== quartz ==
## ALU_STAGE
module ALU_STAGE (
  input clock_in,
  input [31:0] a_in,
  input [31:0] b_in,
  input [3:0] uop_in,
  output [31:0] result_out
);
Size in the first run: about 2,400 cells after synthesis, roughly 100 flip-flops, ~100 I/O pins.
make LEC_CHECK=0 ABC_AREA=1 CAP_MARGIN=35 CORE_MARGIN=2 CORE_UTILIZATION=56 HOLD_SLACK_MARGIN=0.29 MIN_ROUTING_LAYER=met1 SETUP_SLACK_MARGIN=0.12 SLEW_MARGIN=20 TNS_END_PERCENT=45 finish   # period 2.14 ns
run.sh (not shown) runs the stock make flow with config.mk's settings and CLKGATE_MAP_FILE=.
[flow] quartz | stages: complete | final checks: fail | reason: setup timing
[inputs] sierra vs quartz
# quartz
export LEC_CHECK = 0
export ABC_AREA = 1
export CAP_MARGIN = 35
export CORE_MARGIN = 2
export CORE_UTILIZATION = 56
export HOLD_SLACK_MARGIN = 0.29
export MIN_ROUTING_LAYER = met1
export SETUP_SLACK_MARGIN = 0.12
export SLEW_MARGIN = 20
export TNS_END_PERCENT = 45
create_clock -name core_clock -period 2.14 [get_ports {clock_in}]
# sierra
export LEC_CHECK = 0
export ABC_AREA = 0
export CAP_MARGIN = 35
export CORE_MARGIN = 2
export CORE_UTILIZATION = 72
export MIN_ROUTING_LAYER = met1
export SETUP_SLACK_MARGIN = -0.01
export SLEW_MARGIN = 20
export TNS_END_PERCENT = 45
create_clock -name core_clock -period 1.37 [get_ports {clock_in}]
Results
- | die area | higher: quartz |
- Compare sierra and quartz | synthesized instance count higher: quartz
- The remaining runs in sierra and quartz completed every stage, whereas sierra halted early.
- Stage in which a tool error killed sierra: 3_5_place_dp.
- Delta (sierra minus quartz): count of different cell masters after synthesis now sits higher; proportion of synthesized chip area in sequential cells climbed 2.7 points.
- Delta (sierra minus quartz): placement row count lost 11; average cell area after synthesis rose by 41%.
- Compared with quartz, in sierra yosys synthesis chip area decreased 15%; simple-gate share of the synthesized area moved down; number of cells in Yosys stat went down.
Input-level comparison between willow and sierra:
# sierra
export LEC_CHECK = 0
export ABC_AREA = 0
export CAP_MARGIN = 35
export CORE_MARGIN = 2
export CORE_UTILIZATION = 72
export MIN_ROUTING_LAYER = met1
export SETUP_SLACK_MARGIN = -0.01
export SLEW_MARGIN = 20
export TNS_END_PERCENT = 45
create_clock -name core_clock -period 1.37 [get_ports {clock_in}]
# willow
export LEC_CHECK = 0
export CAP_MARGIN = 20
export CORE_MARGIN = 2
export CORE_UTILIZATION = 65
export CTS_CLUSTER_DIAMETER = 27
export SLEW_MARGIN = 20
create_clock -name core_clock -period 3.12 [get_ports {clock_in}]
Notes after the runs:
The flow ran to completion for all of sierra and willow but sierra, which stopped partway.
From the logs: willow reached the end of the flow and failed the layout checks with setup timing.
sierra: it failed with a tool error in 3_5_place_dp, so there are no final results.
As far as number of standard cells after synthesis goes, sierra and willow are indistinguishable; the numbers are identical.
Die boundary width: willow vs sierra up about 5%
willow ended with less final weighted congestion of routability-driven global placement than sierra.
willow vs sierra: height of the die up
sierra fits on a die that is smaller than the die of willow.
Between sierra and willow, floorplan core density is higher for sierra, willow comes in under that.
Standard-cell row count (willow vs. sierra) increases by a few percent
The net count of the mapped netlist of willow and that of sierra are within noise of each other.
Diff willow..sierra | simple-gate area share of the yosys netlist | negligible
Comparing sierra against willow, there is no change at all in arithmetic-cell share of the synthesized area counting full adders, half adders and majority gates.
Comparing sierra against willow, there is no change at all in chip area from the yosys synthesis statistics.

---

== v16 ==
ALU_STAGE again, from the RTL that the note above started with.
clock: 3.1 ns
lec_check: 0
cap_margin: 20
core_margin: 2
core_utilization: 65
cts_cluster_diameter: 28
cts_cluster_size: 72
slew_margin: 20
v16: all stages done; final checks FAILED (setup timing).
> inputs changed (v16 -> v21)
Settings: setting SETUP_SLACK_MARGIN to -0.16 for the first time; removing CTS_CLUSTER_SIZE (formerly 72); removing CTS_CLUSTER_DIAMETER (formerly 28); changing CAP_MARGIN from 20 to 35; setting HOLD_SLACK_MARGIN to 0.3 for the first time; setting MIN_ROUTING_LAYER to met1 for the first time; setting ABC_AREA to 0 for the first time; setting TNS_END_PERCENT to 45 for the first time; changing the clock period (ns, I/O delays scaled along) from 3.1 to 2.14.
==> comparison <==
The log for v21 ends in clock tree synthesis with error DPL-0038, so the run never completed. Looking at v21 and v16, the synthesized area is a wash. v21 gives more detailed placement HPWL than v16 did. As far as number of placed I/O pins goes, v21 and v16 are indistinguishable; the numbers are identical. From v16 to v21 the numbers moved as follows: count of standard-cell rows has remained practically unchanged; final weighted congestion of routability-driven global placement has decreased; post-placement worst setup slack has decreased. Compared with v16, v21 shows a placed instance count that is 13% higher.
diff inputs: v21 => v41
Settings: HOLD_SLACK_MARGIN removed (was 0.3); SETUP_SLACK_MARGIN changed from -0.16 to -0.11; CORE_UTILIZATION changed from 65 to 61.
==> comparison <==
Of the runs v21 and v41, none of them finished clean. clock tree synthesis: v21 exited with error. The flow ended early for v41: it failed with a tool error in clock tree synthesis. v21 -> v41: register share after synthesis delta 0, exact match. The total cell area at the placement stage of v41 exceeds that of v21 by about 1.6%. Die area | v41 > v21.
Input-level comparison between v44 and v41:
Settings: swapping 35 for 20 in CAP_MARGIN; swapping 61 for 9 in CORE_UTILIZATION; clearing SETUP_SLACK_MARGIN, which used to be -0.11; clearing ABC_AREA, which used to be 0; clearing MIN_ROUTING_LAYER, which used to be met1; clearing TNS_END_PERCENT, which used to be 45; swapping 2.14 for 4.67 in the clock period (ns, I/O delays scaled along).
## What came out
v44: total cell area at the placement stage is 0.0014 mm2 lower than what v41 reported.
Relative to v41, the die width measured on v44 has increased by more than 100%.
The flow did not stop early for v44: all stages ran, and the layout cleared the timing, DRC and antenna checks.
Looking at die area, v44 sits about 550% higher than v41 does.
